==> v1: inputs <==
==> flow/design.v (excerpt) <==
module gioco(
	i_ani_stb,														 
	i_clk,															 
	i_rst,															 
	i_animate,														 
	i_dx, 															 
	i_sx,																 
	i_start,															 
	o_x1_pal, o_x2_pal,											 
	o_y1_pal, o_y2_pal,
	o_x1_nav, o_x2_nav,											 
	o_y1_nav, o_y2_nav,
	bri1,bri2,bri3,bri4,bri5,bri6,bri7,bri8,bri9,bri10, 
	ok, ko,															 
	ff_life															 
);
Settings: LEC_CHECK=0, ABC_AREA=1, CAP_MARGIN=20, CELL_PAD_IN_SITES_DETAIL_PLACEMENT=1, CORE_ASPECT_RATIO=1.36, CORE_MARGIN=6, CORE_UTILIZATION=35, GPL_TIMING_DRIVEN=0, HOLD_SLACK_MARGIN=-0.1, MIN_ROUTING_LAYER=met1, PLACE_DENSITY=0.92, SETUP_SLACK_MARGIN=0.7, SLEW_MARGIN=10; clock period 13.2 ns.
run.sh (not shown) runs the stock make flow with config.mk's settings and CLKGATE_MAP_FILE=.
==> inputs of v4, as changes to v1 <==
==> flow/config.mk (replaced) <==
export PLATFORM = sky130hd
export DESIGN_NAME = gioco
export DESIGN_NICKNAME = gioco
export VERILOG_FILES = /design/flow/design.v
export SDC_FILE = /design/flow/constraint.sdc
export NUM_CORES = 4
export LEC_CHECK = 0
export CAP_MARGIN = 20
export CORE_ASPECT_RATIO = 0.5
export CORE_MARGIN = 2
export CORE_UTILIZATION = 65
export SLEW_MARGIN = 20
==> flow/constraint.sdc (replaced) <==
create_clock -name core_clock -period 24.0 [get_ports {i_clk}]
set_input_delay 4.8000 -clock core_clock [delete_from_list [all_inputs] [get_ports {i_clk}]]
set_output_delay 4.8000 -clock core_clock [all_outputs]
set_load 0.01 [all_outputs]
==> inputs of v28, as changes to v1 <==
==> flow/config.mk (replaced) <==
export PLATFORM = sky130hd
export DESIGN_NAME = gioco
export DESIGN_NICKNAME = gioco
export VERILOG_FILES = /design/flow/design.v
export SDC_FILE = /design/flow/constraint.sdc
export NUM_CORES = 4
export LEC_CHECK = 0
export ABC_AREA = 1
export CAP_MARGIN = 20
export CORE_MARGIN = 2
export CORE_UTILIZATION = 72
export GPL_ROUTABILITY_DRIVEN = 0
export PLACE_DENSITY_LB_ADDON = 0.02
export SLEW_MARGIN = 25
==> flow/constraint.sdc (replaced) <==
create_clock -name core_clock -period 10.9 [get_ports {i_clk}]
set_input_delay 2.1800 -clock core_clock [delete_from_list [all_inputs] [get_ports {i_clk}]]
set_output_delay 2.1800 -clock core_clock [all_outputs]
set_load 0.01 [all_outputs]
==> results <==
v4 passed the timing, design-rule and antenna checks. v1 died in global routing. v28 ended with an error in detailed placement on DPL-0033.
In v4 the synthesized area is lower than in v1, by 5.7%.
Between v4 and v1, the lower die size is in v4 (gap 52%, measured against v1).
Of v1 and v4, v1 has the higher synthesized cell count (gap about 30%, measured against v4).
==> figures <==
Cell count after synthesis: v1 2613; v4 2002; v28 2613
Multiplexer share of the synthesized area: v1 0%; v4 2.522%; v28 0%
Synthesized area: v1 0.01468 sq mm; v4 0.01384 sq mm; v28 0.01468 sq mm
Die Y-Extent: v1 250.8 um; v4 107.2 um; v28 146.8 um
Number of clock buffers inserted by TritonCTS: v1 9; v4 9; v28 -
Ys cells: v1 2613; v4 2002; v28 2613
Top cell type by total area after synthesis: v1 sky130_fd_sc_hd__nand2_1; v4 sky130_fd_sc_hd__dfxtp_1; v28 sky130_fd_sc_hd__nand2_1
Die Size: v1 0.04706 sq mm; v4 0.02255 sq mm; v28 0.02155 sq mm
AND/OR/NAND/NOR Cells, Area Fraction: v1 44.61%; v4 31.00%; v28 44.61%
Count of input and output buffers: v1 99; v4 100; v28 100
Maximum level of the CTS H-tree: v1 3; v4 3; v28 -
Maximum root-to-sink buffer count: v1 2; v4 2; v28 -
XOR/XNOR Area Share: v1 6.248%; v4 11.90%; v28 6.248%
Die Width: v1 187.6 um; v4 210.4 um; v28 146.8 um
Unique cell types: v1 63; v4 107; v28 63
Outcome: v1 aborted with a tool error; v4 no timing/DRC/antenna violations; v28 aborted with a tool error
Stage where the flow stopped: v1 global routing; v4 -; v28 detailed placement
Number of buffers added for setup after CTS: v1 37; v4 0; v28 -

---

==> run a: inputs <==
gioco again, from the RTL that the note above started with.
make LEC_CHECK=0 ABC_AREA=1 CAP_MARGIN=15 CORE_MARGIN=2 CORE_UTILIZATION=72 CTS_CLUSTER_DIAMETER=398 CTS_CLUSTER_SIZE=96 SETUP_SLACK_MARGIN=-0.63 SLEW_MARGIN=20 finish   # period 11.9 ns
==> inputs of run b, as changes to run a <==
==> flow/config.mk (replaced) <==
export PLATFORM = sky130hd
export DESIGN_NAME = gioco
export DESIGN_NICKNAME = gioco
export VERILOG_FILES = /design/flow/design.v
export SDC_FILE = /design/flow/constraint.sdc
export NUM_CORES = 4
export LEC_CHECK = 0
export CAP_MARGIN = 20
export CORE_MARGIN = 2
export CORE_UTILIZATION = 58
export SLEW_MARGIN = 20
==> flow/constraint.sdc (replaced) <==
create_clock -name core_clock -period 12.0 [get_ports {i_clk}]
set_input_delay 2.4000 -clock core_clock [delete_from_list [all_inputs] [get_ports {i_clk}]]
set_output_delay 2.4000 -clock core_clock [all_outputs]
set_load 0.01 [all_outputs]
==> inputs of run c, as changes to run a <==
==> flow/config.mk (replaced) <==
export PLATFORM = sky130hd
export DESIGN_NAME = gioco
export DESIGN_NICKNAME = gioco
export VERILOG_FILES = /design/flow/design.v
export SDC_FILE = /design/flow/constraint.sdc
export NUM_CORES = 4
export LEC_CHECK = 0
export CAP_MARGIN = 20
export CORE_MARGIN = 2
export CORE_UTILIZATION = 70
export CTS_CLUSTER_DIAMETER = 176
export CTS_CLUSTER_SIZE = 100
export SLEW_MARGIN = 20
==> flow/constraint.sdc (replaced) <==
create_clock -name core_clock -period 24.0 [get_ports {i_clk}]
set_input_delay 4.8000 -clock core_clock [delete_from_list [all_inputs] [get_ports {i_clk}]]
set_output_delay 4.8000 -clock core_clock [all_outputs]
set_load 0.01 [all_outputs]
==> inputs of run d, as changes to run a <==
==> flow/config.mk (replaced) <==
export PLATFORM = sky130hd
export DESIGN_NAME = gioco
export DESIGN_NICKNAME = gioco
export VERILOG_FILES = /design/flow/design.v
export SDC_FILE = /design/flow/constraint.sdc
export NUM_CORES = 4
export LEC_CHECK = 0
export CAP_MARGIN = 20
export CORE_MARGIN = 2
export CORE_UTILIZATION = 68
export CTS_CLUSTER_SIZE = 36
export SLEW_MARGIN = 20
==> flow/constraint.sdc (replaced) <==
create_clock -name core_clock -period 16.2 [get_ports {i_clk}]
set_input_delay 3.2400 -clock core_clock [delete_from_list [all_inputs] [get_ports {i_clk}]]
set_output_delay 3.2400 -clock core_clock [all_outputs]
set_load 0.01 [all_outputs]
==> summary of the runs <==
Run d reached the layout checks and failed them: negative setup slack. Run c passed the timing, design-rule and antenna checks. Run b finished but failed the layout checks on negative setup slack. Run a died in 3_5_place_dp with DPL-0033.
The lowest core utilization belongs to run c, the highest to run b.
The highest sequential share of layout area belongs to run c, the lowest to run b.
First-iteration DRC count: run b is higher than run d (12%).
Synthesized area is the same in run b and run d.
Between run c and run b, the lower maximum frequency is in run c (gap about 20%, measured against run b).
Global-route usage: run d > run c > run b.
Cell count, highest first: run b, run d, run c.

---

==> job 503: inputs <==
Starting RTL as in the previous note.
make LEC_CHECK=0 CAP_MARGIN=20 CORE_MARGIN=2 CORE_UTILIZATION=72 CTS_CLUSTER_SIZE=35 PLACE_DENSITY_LB_ADDON=0.28 SLEW_MARGIN=35 finish   # period 16.2 ns
==> job 738 (differences from job 503) <==
Settings changed: CORE_UTILIZATION 72 to 67, CTS_CLUSTER_DIAMETER set to 366, CTS_CLUSTER_SIZE 35 to not set, PLACE_DENSITY set to 0.42, PLACE_DENSITY_LB_ADDON 0.28 to not set, SLEW_MARGIN 35 to 20.
==> flow/constraint.sdc (replaced) <==
create_clock -name core_clock -period 20.3 [get_ports {i_clk}]
set_input_delay 4.0600 -clock core_clock [delete_from_list [all_inputs] [get_ports {i_clk}]]
set_output_delay 4.0600 -clock core_clock [all_outputs]
set_load 0.01 [all_outputs]
==> job 7996 (differences from job 503) <==
Settings changed: CAP_MARGIN 20 to 35, CORE_UTILIZATION 72 to 67, CTS_CLUSTER_DIAMETER set to 48, CTS_CLUSTER_SIZE 35 to 21, MIN_ROUTING_LAYER set to met1, PLACE_DENSITY set to 0.6, PLACE_DENSITY_LB_ADDON 0.28 to not set, SLEW_MARGIN 35 to 20, TNS_END_PERCENT set to 5.
==> job 9439 (differences from job 503) <==
Settings changed: CAP_MARGIN 20 to 35, CORE_ASPECT_RATIO set to 0.72, CTS_CLUSTER_SIZE 35 to 21, MIN_ROUTING_LAYER set to met1, PLACE_DENSITY_LB_ADDON 0.28 to not set, SLEW_MARGIN 35 to 20.
==> flow/constraint.sdc (replaced) <==
create_clock -name core_clock -period 10.0 [get_ports {i_clk}]
set_input_delay 2.0000 -clock core_clock [delete_from_list [all_inputs] [get_ports {i_clk}]]
set_output_delay 2.0000 -clock core_clock [all_outputs]
set_load 0.01 [all_outputs]
==> impl_metrics.yaml <==
# yosys + openroad results
outcome:
  outcome: "complete, but fails checks"
  so.violations: "negative setup slack"
floorplanning:
  chip_area_um2: 21800
  die_y_um: 148
  num_rows: 52
  initCoreUtil: 0.684
global_route:
  grt_use_met3: 0.175
clock_network:
  cts_buffer_depth: 2
  cts-resized-gates: 26
final_timing:
  setup_viol: 1
  layout_setup_ws_ps: -491
place:
  post_dp_cell_area_um2: 15800
-- figures above: job 7996

==> impl_metrics.yaml <==
# yosys + openroad results
final_timing:
  setup_viol: 0
  layout_setup_ws_ps: 944
clock_network:
  cts_buffer_depth: 2
  cts-resized-gates: 0
outcome:
  outcome: "complete, no violations"
global_route:
  grt_use_met3: 0.113
  grt_pass1_wl_mm: 84.0
place:
  post_dp_cell_area_um2: 15000
floorplanning:
  num_rows: 52
  chip_area_um2: 21800
  die_y_um: 148
-- figures above: job 738

==> impl_metrics.yaml <==
# physical design summary
floorplanning:
  chip_area_um2: 20300
  die_y_um: 143
  num_rows: 50
  initCoreUtil: 0.737
outcome:
  firstError: "[ERROR GRT-0232] Routing congestion too high. Check the congestion heatmap in the GUI."
  haltStage: "global routing"
  outcome: "aborted with a tool error"
clock_network:
  cts-resized-gates: 34
  cts_buffer_depth: 2
global_route:
  grt_use_met3: 0.410
-- figures above: job 503

==> impl_metrics.yaml <==
# physical design summary
outcome:
  outcome: "aborted with a tool error"
  haltStage: "detailed placement"
  firstError: "[ERROR DPL-0038] Utilization greater than 100%, impossible to legalize"
floorplanning:
  initCoreUtil: 0.744
  chip_area_um2: 20400
  num_rows: 42
  die_y_um: 122
synthesis:
  synth.avg_cell_area_um2: 6.91
  yosys.area.top_type: "dfxtp_1"
  synth_top_cell_by_count: "nand2_1"
-- figures above: job 9439

